==> inputs of v39 <==
Design gemm_mem, start of the top module:
module gemm_mem(
  input wire clk,
  input wire rst,
  input wire out_rdy,
  input wire v0__read_req_rdy,
  input wire [31:0] v0__read_resp,
  input wire v0__read_resp_vld,
  input wire v0__write_completion_vld,
  input wire v0__write_req_rdy,
  input wire [31:0] v0_in,
  input wire v0_in_vld,
  input wire v1__read_req_rdy,
  input wire [31:0] v1__read_resp,
  input wire v1__read_resp_vld,
  input wire v1__write_completion_vld,
  input wire v1__write_req_rdy,
  input wire [31:0] v1_in,
  input wire v1_in_vld,
  input wire [31:0] C_rd_data,
  output wire [31:0] out,
  output wire out_vld,
  output wire [3:0] v0__read_req,
  output wire v0__read_req_vld,
  output wire v0__read_resp_rdy,
  output wire v0__write_completion_rdy,
  output wire [35:0] v0__write_req,
  output wire v0__write_req_vld,
  output wire v0_in_rdy,
  output wire [3:0] v1__read_req,
  output wire v1__read_req_vld,
  output wire v1__read_resp_rdy,
  output wire v1__write_completion_rdy,
  output wire [35:0] v1__write_req,
  output wire v1__write_req_vld,
  output wire v1_in_rdy,
  output wire [3:0] C_rd_addr,
  output wire C_rd_en,
  output wire [3:0] C_wr_addr,
  output wire [31:0] C_wr_data,
  output wire C_wr_en
);
  function automatic [31:0] smul32b_32b_x_32b (input reg [31:0] lhs, input reg [31:0] rhs);
    reg signed [31:0] signed_lhs;
    reg signed [31:0] signed_rhs;
    reg signed [31:0] signed_result;
    begin
      signed_lhs = $signed(lhs);
      signed_rhs = $signed(rhs);
      signed_result = signed_lhs * signed_rhs;
      smul32b_32b_x_32b = $unsigned(signed_result);
    end
  endfunction
  wire [31:0] literal_11959 = 32'h0000_0000;
  wire [31:0] literal_11836 = 32'h0000_0000;
  wire [31:0] literal_11840 = 32'h0000_0000;
  wire [7:0] literal_11493;
  assign literal_11493 = {2'h0, 2'h3, 2'h2, 2'h1};
  reg ____for_5__last_iter_broke;
  reg ____for_4__last_iter_broke;
  reg ____for_2__last_iter_broke;
  reg ____for_3__last_iter_broke;
  reg [2:0] ____for_5_k;
  reg ____for_6__last_iter_broke;
  reg ____for_1__last_iter_broke;
  reg [2:0] ____for_4_j;
  reg [4:0] ____for_2__i;
  reg [2:0] ____for_3_i;
  reg [1:0] __this;
  reg [4:0] ____for_6__i;
  reg [4:0] ____for_1__i;
  ...
make LEC_CHECK=0 ABC_AREA=1 CAP_MARGIN=20 CORE_ASPECT_RATIO=0.96 CORE_MARGIN=2 CORE_UTILIZATION=65 CTS_CLUSTER_DIAMETER=29 HOLD_SLACK_MARGIN=0.3 MAX_ROUTING_LAYER=met4 SLEW_MARGIN=20 finish   # period 8.24 ns
run.sh (not shown) runs the stock make flow with config.mk's settings and CLKGATE_MAP_FILE=.
==> v34 (differences from v39) <==
CORE_ASPECT_RATIO = default   (was 0.96)
CORE_UTILIZATION = 68   (was 65)
CTS_CLUSTER_DIAMETER = 246   (was 29)
HOLD_SLACK_MARGIN = default   (was 0.3)
==> flow/constraint.sdc (replaced) <==
create_clock -name core_clock -period 5.43 [get_ports {clk}]
set_input_delay 1.0860 -clock core_clock [delete_from_list [all_inputs] [get_ports {clk}]]
set_output_delay 1.0860 -clock core_clock [all_outputs]
set_load 0.01 [all_outputs]
==> flow_metrics.py <==
# Metrics from the implementation run
metrics = {
    "outcome": {
        "status": "finished with violations",
        "failed_checks": "setup timing",
    },
    "cells_and_area": {
        "nFillCells": 2447,
        "comb_area_mm2": 0.0212,
        "seqCellArea_mm2": 0.00500,
    },
    "power": {
        "p_leak_uw": 0.0208,
    },
    "timing": {
        "setup_viol": 23,
        "worst_slack_ns": -1.38,
    },
}
the above is filed under v34

==> flow_metrics.py <==
# Metrics from the implementation run
metrics = {
    "timing": {
        "worst_slack_ns": 1.04,
        "setup_viol": 0,
    },
    "clock_tree": {
        "cts_resized": 0,
        "cts_tree": "yes",
    },
    "cells_and_area": {
        "seqCellArea_mm2": 0.00493,
        "nFillCells": 3428,
        "comb_area_mm2": 0.0203,
        "area_growth_pct": 19.1,
    },
    "outcome": {
        "status": "finished clean",
    },
    "synth": {
        "synth_cell_type_count": 54,
        "top_logic_kind": "adder cells",
    },
    "power": {
        "peakVddDrop_uv": 159,
        "p_leak_uw": 0.0197,
    },
    "critical_path": {
        "critPathCapture": "p1_smul_11826[29]$_SDFFE_PP0P_",
    },
    "floorplan": {
        "dieWidth_um": 224,
    },
}
the above is filed under v39


* * *

==> inputs of build 47 <==
Starting RTL as in the previous note.
==> flow/design.v (excerpt) <==
module gemm_mem(
  input wire clk,
  input wire rst,
  input wire out_rdy,
  input wire v0__read_req_rdy,
  input wire [31:0] v0__read_resp,
  input wire v0__read_resp_vld,
  input wire v0__write_completion_vld,
  input wire v0__write_req_rdy,
  input wire [31:0] v0_in,
  input wire v0_in_vld,
  input wire v1__read_req_rdy,
  input wire [31:0] v1__read_resp,
  input wire v1__read_resp_vld,
  input wire v1__write_completion_vld,
  input wire v1__write_req_rdy,
  input wire [31:0] v1_in,
  input wire v1_in_vld,
  input wire [31:0] C_rd_data,
  output wire [31:0] out,
  output wire out_vld,
  output wire [3:0] v0__read_req,
  output wire v0__read_req_vld,
  output wire v0__read_resp_rdy,
  output wire v0__write_completion_rdy,
  output wire [35:0] v0__write_req,
  output wire v0__write_req_vld,
  output wire v0_in_rdy,
  output wire [3:0] v1__read_req,
  output wire v1__read_req_vld,
  output wire v1__read_resp_rdy,
  output wire v1__write_completion_rdy,
  output wire [35:0] v1__write_req,
  output wire v1__write_req_vld,
  output wire v1_in_rdy,
  output wire [3:0] C_rd_addr,
  output wire C_rd_en,
  output wire [3:0] C_wr_addr,
  output wire [31:0] C_wr_data,
  output wire C_wr_en
);
==> flow/config.mk <==
export PLATFORM = sky130hd
export DESIGN_NAME = gemm_mem
export DESIGN_NICKNAME = gemm_mem
export VERILOG_FILES = /design/flow/design.v
export SDC_FILE = /design/flow/constraint.sdc
export NUM_CORES = 4
export LEC_CHECK = 0
export CAP_MARGIN = 15
export CELL_PAD_IN_SITES_DETAIL_PLACEMENT = 0
export CORE_ASPECT_RATIO = 1.9
export CORE_MARGIN = 2
export CORE_UTILIZATION = 64
export CTS_CLUSTER_SIZE = 56
export MAX_ROUTING_LAYER = met4
export PLACE_DENSITY_LB_ADDON = 0.05
export SETUP_SLACK_MARGIN = -0.28
export SLEW_MARGIN = 35
==> flow/constraint.sdc <==
create_clock -name core_clock -period 8.69 [get_ports {clk}]
set_input_delay 1.7380 -clock core_clock [delete_from_list [all_inputs] [get_ports {clk}]]
set_output_delay 1.7380 -clock core_clock [all_outputs]
set_load 0.01 [all_outputs]
==> build 18 (differences from build 47) <==
CAP_MARGIN = 20   (was 15)
CELL_PAD_IN_SITES_DETAIL_PLACEMENT = default   (was 0)
CORE_ASPECT_RATIO = default   (was 1.9)
CORE_UTILIZATION = 40   (was 64)
CTS_CLUSTER_SIZE = default   (was 56)
MAX_ROUTING_LAYER = default   (was met4)
PLACE_DENSITY_LB_ADDON = default   (was 0.05)
SETUP_SLACK_MARGIN = 1.88   (was -0.28)
SLEW_MARGIN = 20   (was 35)
==> flow/constraint.sdc (replaced) <==
create_clock -name core_clock -period 7.78 [get_ports {clk}]
set_input_delay 1.5560 -clock core_clock [delete_from_list [all_inputs] [get_ports {clk}]]
set_output_delay 1.5560 -clock core_clock [all_outputs]
set_load 0.01 [all_outputs]
==> trial 69 (differences from build 47) <==
ABC_AREA = 1   (was default)
CAP_MARGIN = 20   (was 15)
CELL_PAD_IN_SITES_DETAIL_PLACEMENT = default   (was 0)
CORE_ASPECT_RATIO = 1.03   (was 1.9)
CORE_UTILIZATION = 71   (was 64)
CTS_CLUSTER_SIZE = default   (was 56)
PLACE_DENSITY = 0.78   (was default)
PLACE_DENSITY_LB_ADDON = default   (was 0.05)
SETUP_SLACK_MARGIN = default   (was -0.28)
SLEW_MARGIN = 20   (was 35)
==> flow/constraint.sdc (replaced) <==
create_clock -name core_clock -period 6.33 [get_ports {clk}]
set_input_delay 1.2660 -clock core_clock [delete_from_list [all_inputs] [get_ports {clk}]]
set_output_delay 1.2660 -clock core_clock [all_outputs]
set_load 0.01 [all_outputs]
==> results.py <==
# Auto-generated metrics
metrics = {
    "clocking": {
        "cts_buffers": 25,
    },
    "power_and_ir_drop": {
        "p_total_uw": 2440,
        "p_int_uw": 1830,
    },
    "placement": {
        "dpl_cell_area_um2": 32500,
    },
    "worst_setup_path": {
        "worstReg2RegEnd": "p1_smul_11826[31]",
    },
    "outcome": {
        "status": "timing/DRC/antenna clean",
    },
    "synthesis": {
        "yosys-top-cells-count": "and2_1 (471), inv_1 (455), nand2_1 (431)",
    },
    "route": {
        "drc": 0,
    },
    "layout": {
        "logic_area_um2": 21400,
    },
}
[end of results for build 47]
==> results.py <==
# Auto-generated metrics
metrics = {
    "outcome": {
        "status": "timing/DRC/antenna clean",
    },
    "synthesis": {
        "top_area_share_pct": 28.5,
        "yosys-top-cells-count": "and2_1 (471), inv_1 (455), nand2_1 (431)",
    },
    "worst_setup_path": {
        "worstReg2RegEnd": "p1_smul_11826[30]",
        "r2r_slack_ns": 1.22,
    },
    "placement": {
        "dpl_cell_area_um2": 33300,
    },
    "hold_path": {
        "min_to": "p1_____fsm_gemm_impl_state__1[3]",
    },
    "clocking": {
        "cts_buffers": 29,
        "clock_path_buffers": 3,
    },
    "power_and_ir_drop": {
        "p_total_uw": 2930,
        "p_int_uw": 2240,
    },
}
[end of results for build 18]
==> results.py <==
# Generated from Yosys and OpenROAD reports
metrics = {
    "placement": {
        "post-place-ws_ns": -0.332,
        "dpl_cell_area_um2": 35100,
    },
    "outcome": {
        "haltStage": "5_1_grt",
        "firstError": "[ERROR GRT-0232] Routing congestion too high. Check the congestion heatmap in the GUI.",
        "status": "aborted with a tool error",
    },
    "clocking": {
        "cts_htree_levels": 1,
        "holdBufCountCts": 0,
    },
    "synthesis": {
        "yosys-top-cells-count": "inv_1 (1062), nand2_1 (904), fa_1 (409)",
        "ff_type": "dfxtp_1",
    },
}
[end of results for trial 69]

* * *

==> run C <==
gemm_mem again, from the RTL that the note above started with.
Settings: LEC_CHECK=0, ABC_AREA=0, CAP_MARGIN=20, CORE_ASPECT_RATIO=0.84, CORE_MARGIN=2, CORE_UTILIZATION=72, MAX_ROUTING_LAYER=met4, PLACE_DENSITY=0.62, SETUP_SLACK_MARGIN=-0.45, SLEW_MARGIN=0, TNS_END_PERCENT=5; clock period 6.12 ns.
==> run D: changes against run C <==
- ABC_AREA: 0 -> 1
- CORE_ASPECT_RATIO: 0.84 -> not set
- MAX_ROUTING_LAYER: met4 -> not set
- PLACE_DENSITY: 0.62 -> 0.79
- SETUP_SLACK_MARGIN: -0.45 -> not set
- SLEW_MARGIN: 0 -> 20
- TNS_END_PERCENT: 5 -> not set
==> flow/constraint.sdc (replaced) <==
create_clock -name core_clock -period 6.25 [get_ports {clk}]
set_input_delay 1.2500 -clock core_clock [delete_from_list [all_inputs] [get_ports {clk}]]
set_output_delay 1.2500 -clock core_clock [all_outputs]
set_load 0.01 [all_outputs]
==> run Z: changes against run C <==
- ABC_AREA: 0 -> 1
- CORE_ASPECT_RATIO: 0.84 -> not set
- CORE_UTILIZATION: 72 -> 71
- PLACE_DENSITY: 0.62 -> 0.78
- SETUP_SLACK_MARGIN: -0.45 -> not set
- SLEW_MARGIN: 0 -> 20
- TNS_END_PERCENT: 5 -> not set
==> flow/constraint.sdc (replaced) <==
create_clock -name core_clock -period 6.4 [get_ports {clk}]
set_input_delay 1.2800 -clock core_clock [delete_from_list [all_inputs] [get_ports {clk}]]
set_output_delay 1.2800 -clock core_clock [all_outputs]
set_load 0.01 [all_outputs]
==> comparison table <==
| quantity | run D | run Z | run C |
|---|---|---|---|
| Post-Syn Area | 0.03014 sq mm | 0.03014 sq mm | 0.02878 sq mm |
| Endpoint required time on the critical path | - | 6860 ps | 6630 ps |
| Power consumed by combinational cells | - | 0.000471 W | 0.000280 W |
| Initial core utilization | 73.30% | 71.84% | 72.57% |
| Number of cells in the design after placement | 5060 | 5066 | 4284 |
| Final GP Congestion | 0.9925 | 0.9999 | 1.006 |
| Crit path DAT | - | 8370 ps | 7750 ps |
| Synth top area share | 27.17% | 27.17% | 28.45% |
| Status | stopped before the end | complete, but fails checks | complete, but fails checks |
| Failing step | global routing (5_1_grt) | - | - |
| Violated checks | - | negative setup slack | negative setup slack |
| Fraction of standard cell area that is sequential | - | 13.53% | 14.07% |
| Final cell utilization of the core | - | 88.17% | 89.77% |
| DP HPWL | 72970 um | 72060 um | 69170 um |
| Number of cell rows | 74 | 75 | 67 |
| FILL cells | - | 2074 | 1744 |
| R2R Setup Slk | - | -1510 ps | -1110 ps |
| Biggest fanout along the worst timing path | - | 10 | 6 |
| Number of nets in the layout | - | 5366 | 4596 |
| Maximum VDD drop | - | 0.2050 mV | 0.1948 mV |
| Pwr per Cell Area | - | 99.90 mW/mm^2 | 100.2 mW/mm^2 |
| Leading cell category by total area | - | logic gates | logic gates |
| Clock slew at reported path FFs | - | 70 ps | 70 ps |
| Crit path launch type | - | register | register |

* * *

==> inputs of build 33 <==
Starting RTL as in the previous note.
// gemm_mem
module gemm_mem(
  input wire clk,
  input wire rst,
  input wire out_rdy,
  input wire v0__read_req_rdy,
  input wire [31:0] v0__read_resp,
  input wire v0__read_resp_vld,
  input wire v0__write_completion_vld,
  input wire v0__write_req_rdy,
  input wire [31:0] v0_in,
  input wire v0_in_vld,
  input wire v1__read_req_rdy,
  input wire [31:0] v1__read_resp,
  input wire v1__read_resp_vld,
  input wire v1__write_completion_vld,
  input wire v1__write_req_rdy,
  input wire [31:0] v1_in,
  input wire v1_in_vld,
  input wire [31:0] C_rd_data,
  output wire [31:0] out,
  output wire out_vld,
  output wire [3:0] v0__read_req,
  output wire v0__read_req_vld,
  output wire v0__read_resp_rdy,
  output wire v0__write_completion_rdy,
  output wire [35:0] v0__write_req,
  output wire v0__write_req_vld,
  output wire v0_in_rdy,
  output wire [3:0] v1__read_req,
  output wire v1__read_req_vld,
  output wire v1__read_resp_rdy,
  output wire v1__write_completion_rdy,
  output wire [35:0] v1__write_req,
  output wire v1__write_req_vld,
  output wire v1_in_rdy,
  output wire [3:0] C_rd_addr,
  output wire C_rd_en,
  output wire [3:0] C_wr_addr,
  output wire [31:0] C_wr_data,
  output wire C_wr_en
);
  function automatic [31:0] smul32b_32b_x_32b (input reg [31:0] lhs, input reg [31:0] rhs);
    reg signed [31:0] signed_lhs;
    reg signed [31:0] signed_rhs;
    reg signed [31:0] signed_result;
    begin
      signed_lhs = $signed(lhs);
      signed_rhs = $signed(rhs);
      signed_result = signed_lhs * signed_rhs;
      smul32b_32b_x_32b = $unsigned(signed_result);
    end
  endfunction
  wire [31:0] literal_11959 = 32'h0000_0000;
  wire [31:0] literal_11836 = 32'h0000_0000;
  wire [31:0] literal_11840 = 32'h0000_0000;
  wire [7:0] literal_11493;
  ...
==> flow/config.mk <==
export PLATFORM = sky130hd
export DESIGN_NAME = gemm_mem
export DESIGN_NICKNAME = gemm_mem
export VERILOG_FILES = /design/flow/design.v
export SDC_FILE = /design/flow/constraint.sdc
export NUM_CORES = 4
export LEC_CHECK = 0
export ABC_AREA = 1
export CAP_MARGIN = 20
export CORE_MARGIN = 2
export CORE_UTILIZATION = 72
export CTS_CLUSTER_DIAMETER = 393
export CTS_CLUSTER_SIZE = 99
export PLACE_DENSITY = 0.38
export SETUP_SLACK_MARGIN = 0.83
export SLEW_MARGIN = 20
export TNS_END_PERCENT = 10
==> flow/constraint.sdc <==
create_clock -name core_clock -period 3.53 [get_ports {clk}]
set_input_delay 0.7060 -clock core_clock [delete_from_list [all_inputs] [get_ports {clk}]]
set_output_delay 0.7060 -clock core_clock [all_outputs]
set_load 0.01 [all_outputs]
==> inputs of trial 86, as changes to build 33 <==
- CORE_UTILIZATION: 72 -> 67
- CTS_CLUSTER_DIAMETER: 393 -> not set
- CTS_CLUSTER_SIZE: 99 -> not set
- PLACE_DENSITY: 0.38 -> not set
- SETUP_SLACK_MARGIN: 0.83 -> not set
- TNS_END_PERCENT: 10 -> not set
==> flow/constraint.sdc (replaced) <==
create_clock -name core_clock -period 6.57 [get_ports {clk}]
set_input_delay 1.3140 -clock core_clock [delete_from_list [all_inputs] [get_ports {clk}]]
set_output_delay 1.3140 -clock core_clock [all_outputs]
set_load 0.01 [all_outputs]
==> inputs of build 1, as changes to build 33 <==
- CORE_UTILIZATION: 72 -> 68
- CTS_CLUSTER_DIAMETER: 393 -> not set
- CTS_CLUSTER_SIZE: 99 -> not set
- PLACE_DENSITY: 0.38 -> 0.35
- SETUP_SLACK_MARGIN: 0.83 -> not set
- TNS_END_PERCENT: 10 -> not set
==> flow/constraint.sdc (replaced) <==
create_clock -name core_clock -period 5.41 [get_ports {clk}]
set_input_delay 1.0820 -clock core_clock [delete_from_list [all_inputs] [get_ports {clk}]]
set_output_delay 1.0820 -clock core_clock [all_outputs]
set_load 0.01 [all_outputs]
==> comparison table <==
quantity	trial 86	build 33	build 1
Nature of the critical path startpoint	flip-flop	-	flip-flop
End of the worst register-to-register path	p1_smul_11826[29]	-	p1_smul_11826[31]
Number of warnings in the stage logs	35	-	37
Combinational logic power	450 µW	-	562 µW
Number of multi-input combinational cells	2,656	-	2,656
Seq cells	246	-	246
First element of the critical path	____fsm___for_5_loop_state_2[2]	-	____fsm___for_5_loop_state_1[12]
Remaining antenna violation count	0	-	0
Total instance count after detailed placement	5,069	5,153	5,178
Shortest period the worst path allows	6.467 ns	-	6.754 ns
Die area	46,690 µm²	43,510 µm²	46,020 µm²
# fillers	3,032	-	2,366
Beginning of the worst hold path	__C_ram_zero_latency0_skid_reg[20]	-	__C_ram_zero_latency0_skid_reg[11]
Final max-slew violation count	0	-	0
Switching component of the power	945.0 µW	-	1192 µW
CTS clk-pin slew, worst paths	0.06 ns	-	0.07 ns
Crit. path cell count	27	-	28
Total power density per cell area	103.2 nW/µm²	-	116.7 nW/µm²
Type of the worst min-delay path	flip-flop to flip-flop	-	flip-flop to flip-flop
Final hold violations	0	-	0
# nets final	5,298	-	5,445
Top class by area	multi-input combinational cells	-	multi-input combinational cells
Portion of total power attributed to the clock network	0.461	-	0.451
Final-layout clock buffer total	39	-	34
Run status	finished clean	stopped before the end	failed layout checks
Stage where the flow stopped	-	5_1_grt	-
Violated checks	-	-	negative setup slack
Power is estimated from default activity; no workload was simulated.
